// miniCPU
module miniCPU (
    input [17:0] switches,  
    input ligar,       
    input enviar,      
    input clk,         
    input rst_n,       
    output [7:0] LCD_DATA,
    output LCD_RS,
    output LCD_RW,
    output LCD_EN,
    output LCD_ON,
    output LCD_BLON
);
Size: ~3900 cells after synthesis, about 420 flip-flops, ~35000 um2 of cells after synthesis.
clock: 10.1 ns
lec_check: 0
cap_margin: 15
core_margin: 2
core_utilization: 68
cts_cluster_diameter: 30
max_routing_layer: met4
setup_slack_margin: 2.45
slew_margin: 20
tns_end_percent: 95
run.sh (not shown) runs the stock make flow with config.mk's settings and CLKGATE_MAP_FILE=.
The baseline stopped in 5_1_grt.
Then changed:
- CAP_MARGIN: 15 -> 20
- CORE_UTILIZATION: 68 -> 63
- CTS_CLUSTER_DIAMETER: 30 -> unset
- MAX_ROUTING_LAYER: met4 -> unset
- SETUP_SLACK_MARGIN: 2.45 -> unset
- TNS_END_PERCENT: 95 -> unset
- clock period: 10.1 -> 8.87 ns (I/O delays scaled with it)
After rerunning: With this change the flow reached the layout checks and failed them: negative setup slack; area after synthesis stays the same; synthesized cell count does not change; die area came out higher by 7.8%.
Then changed:
- CORE_UTILIZATION: 63 -> 53
- PLACE_DENSITY: unset -> 0.47
- clock period: 8.87 -> 20.0 ns (I/O delays scaled with it)
Outcome:
- This time the run completed with no timing, DRC or antenna violations
- synthesized cell count is unchanged
- power shrinks by well over a third
- final area decreases by about a fifth
- routed wire length fell by roughly a tenth
- final cell count fell by roughly a tenth
- synthesized area is unchanged
- count of clock-buffer cells in the layout came out higher by 15

---

== yarrow ==
Starting RTL as in the previous note.
Design miniCPU, start of the top module:
module miniCPU (
    input [17:0] switches,  
    input ligar,       
    input enviar,      
    input clk,         
    input rst_n,       
    output [7:0] LCD_DATA,
    output LCD_RS,
    output LCD_RW,
    output LCD_EN,
    output LCD_ON,
    output LCD_BLON
);
make LEC_CHECK=0 ABC_AREA=1 CAP_MARGIN=0 CORE_MARGIN=2 CORE_UTILIZATION=72 CTS_CLUSTER_DIAMETER=106 PLACE_DENSITY=0.64 SETUP_SLACK_MARGIN=-0.87 SLEW_MARGIN=20 TNS_END_PERCENT=95 finish   # period 11.4 ns
Changes in nickel relative to yarrow:
# yarrow
export LEC_CHECK = 0
export ABC_AREA = 1
export CAP_MARGIN = 0
export CORE_MARGIN = 2
export CORE_UTILIZATION = 72
export CTS_CLUSTER_DIAMETER = 106
export PLACE_DENSITY = 0.64
export SETUP_SLACK_MARGIN = -0.87
export SLEW_MARGIN = 20
export TNS_END_PERCENT = 95
create_clock -name core_clock -period 11.4 [get_ports {clk}]
# nickel
export LEC_CHECK = 0
export CAP_MARGIN = 20
export CORE_MARGIN = 2
export CORE_UTILIZATION = 40
export SLEW_MARGIN = 20
create_clock -name core_clock -period 12.1 [get_ports {clk}]
[summary]
The run showing the greater combinational fraction of the cell area is nickel.
Number of buffer and inverter stages on the critical path for nickel: 4 down relative to yarrow
yarrow has higher final layout net count than nickel.
| power | higher: nickel |
Ratio of final minimum period to clock period (lower): nickel
Between nickel and yarrow, it is nickel whose final design area excluding fillers is higher, by about 5%.
| count of pins on the block boundary | nickel vs yarrow | ≈ equal |
Run comparison: nickel endpoint of the worst setup timing path LCD.digit_1000[3]; yarrow endpoint of the worst setup timing path lcd_value_reg[15]
nickel completed every stage of the flow, and the final layout passed the timing, design-rule and antenna checks.
The inputs of tundra differ from those of nickel as listed below.
# nickel
export LEC_CHECK = 0
export CAP_MARGIN = 20
export CORE_MARGIN = 2
export CORE_UTILIZATION = 40
export SLEW_MARGIN = 20
create_clock -name core_clock -period 12.1 [get_ports {clk}]
# tundra
export LEC_CHECK = 0
export CAP_MARGIN = 20
export CORE_MARGIN = 2
export CORE_UTILIZATION = 25
export SLEW_MARGIN = 20
create_clock -name core_clock -period 12.1 [get_ports {clk}]
==> comparison <==
- Combinational cell area excluding buffers and inverters across nickel and tundra: no real change.
- Taking nickel as the reference, in tundra global-route wire length before repair now smaller; cell area now larger; length of the first detailed-routing pass in iterations now larger.
Input changes introduced in juniper (baseline for comparison: tundra):
# tundra
export LEC_CHECK = 0
export CAP_MARGIN = 20
export CORE_MARGIN = 2
export CORE_UTILIZATION = 25
export SLEW_MARGIN = 20
create_clock -name core_clock -period 12.1 [get_ports {clk}]
# juniper
export LEC_CHECK = 0
export CAP_MARGIN = 20
export CORE_ASPECT_RATIO = 0.72
export CORE_MARGIN = 2
export CORE_UTILIZATION = 72
export CTS_CLUSTER_SIZE = 37
export MAX_ROUTING_LAYER = met4
export PLACE_DENSITY = 0.65
export SLEW_MARGIN = 20
create_clock -name core_clock -period 8.87 [get_ports {clk}]
### Flow results
- [flow] juniper | stages: complete | final checks: fail | reason: setup timing
- NOTE total area of multi-input combinational cells tundra->juniper increased by a few percent
- Of tundra and juniper, the lower initial cell density of the core belongs to tundra.
- Taking tundra as the reference point, the core occupancy in the finished layout of juniper rises by 58 points.

---

Starting RTL as in the previous note.
export LEC_CHECK = 0
export CAP_MARGIN = 20
export CELL_PAD_IN_SITES_DETAIL_PLACEMENT = 2
export CORE_MARGIN = 2
export CORE_UTILIZATION = 44
export CTS_CLUSTER_DIAMETER = 292
export CTS_CLUSTER_SIZE = 76
export MAX_ROUTING_LAYER = met4
export MIN_ROUTING_LAYER = met2
export PLACE_DENSITY = 0.79
export SETUP_SLACK_MARGIN = -0.81
export SLEW_MARGIN = 20
export TNS_END_PERCENT = 80
create_clock -name core_clock -period 15.9 [get_ports {clk}]
The starting point stopped in global routing.
Rerun with:
- CAP_MARGIN: 20 -> 40
- CELL_PAD_IN_SITES_DETAIL_PLACEMENT: 2 -> not set
- CORE_UTILIZATION: 44 -> 72
- CTS_CLUSTER_DIAMETER: 292 -> not set
- CTS_CLUSTER_SIZE: 76 -> not set
- MAX_ROUTING_LAYER: met4 -> not set
- MIN_ROUTING_LAYER: met2 -> not set
- PLACE_DENSITY: 0.79 -> not set
- SETUP_SLACK_MARGIN: -0.81 -> not set
- TNS_END_PERCENT: 80 -> not set
- clock period: 15.9 -> 10.5 ns (I/O delays scaled with it)
Effect: The new run finished clean; synthesized cell count does not change; synthesized area is unchanged; die size drops by 38%.
No activity file was given, so power comes from the tool's default toggle rates.
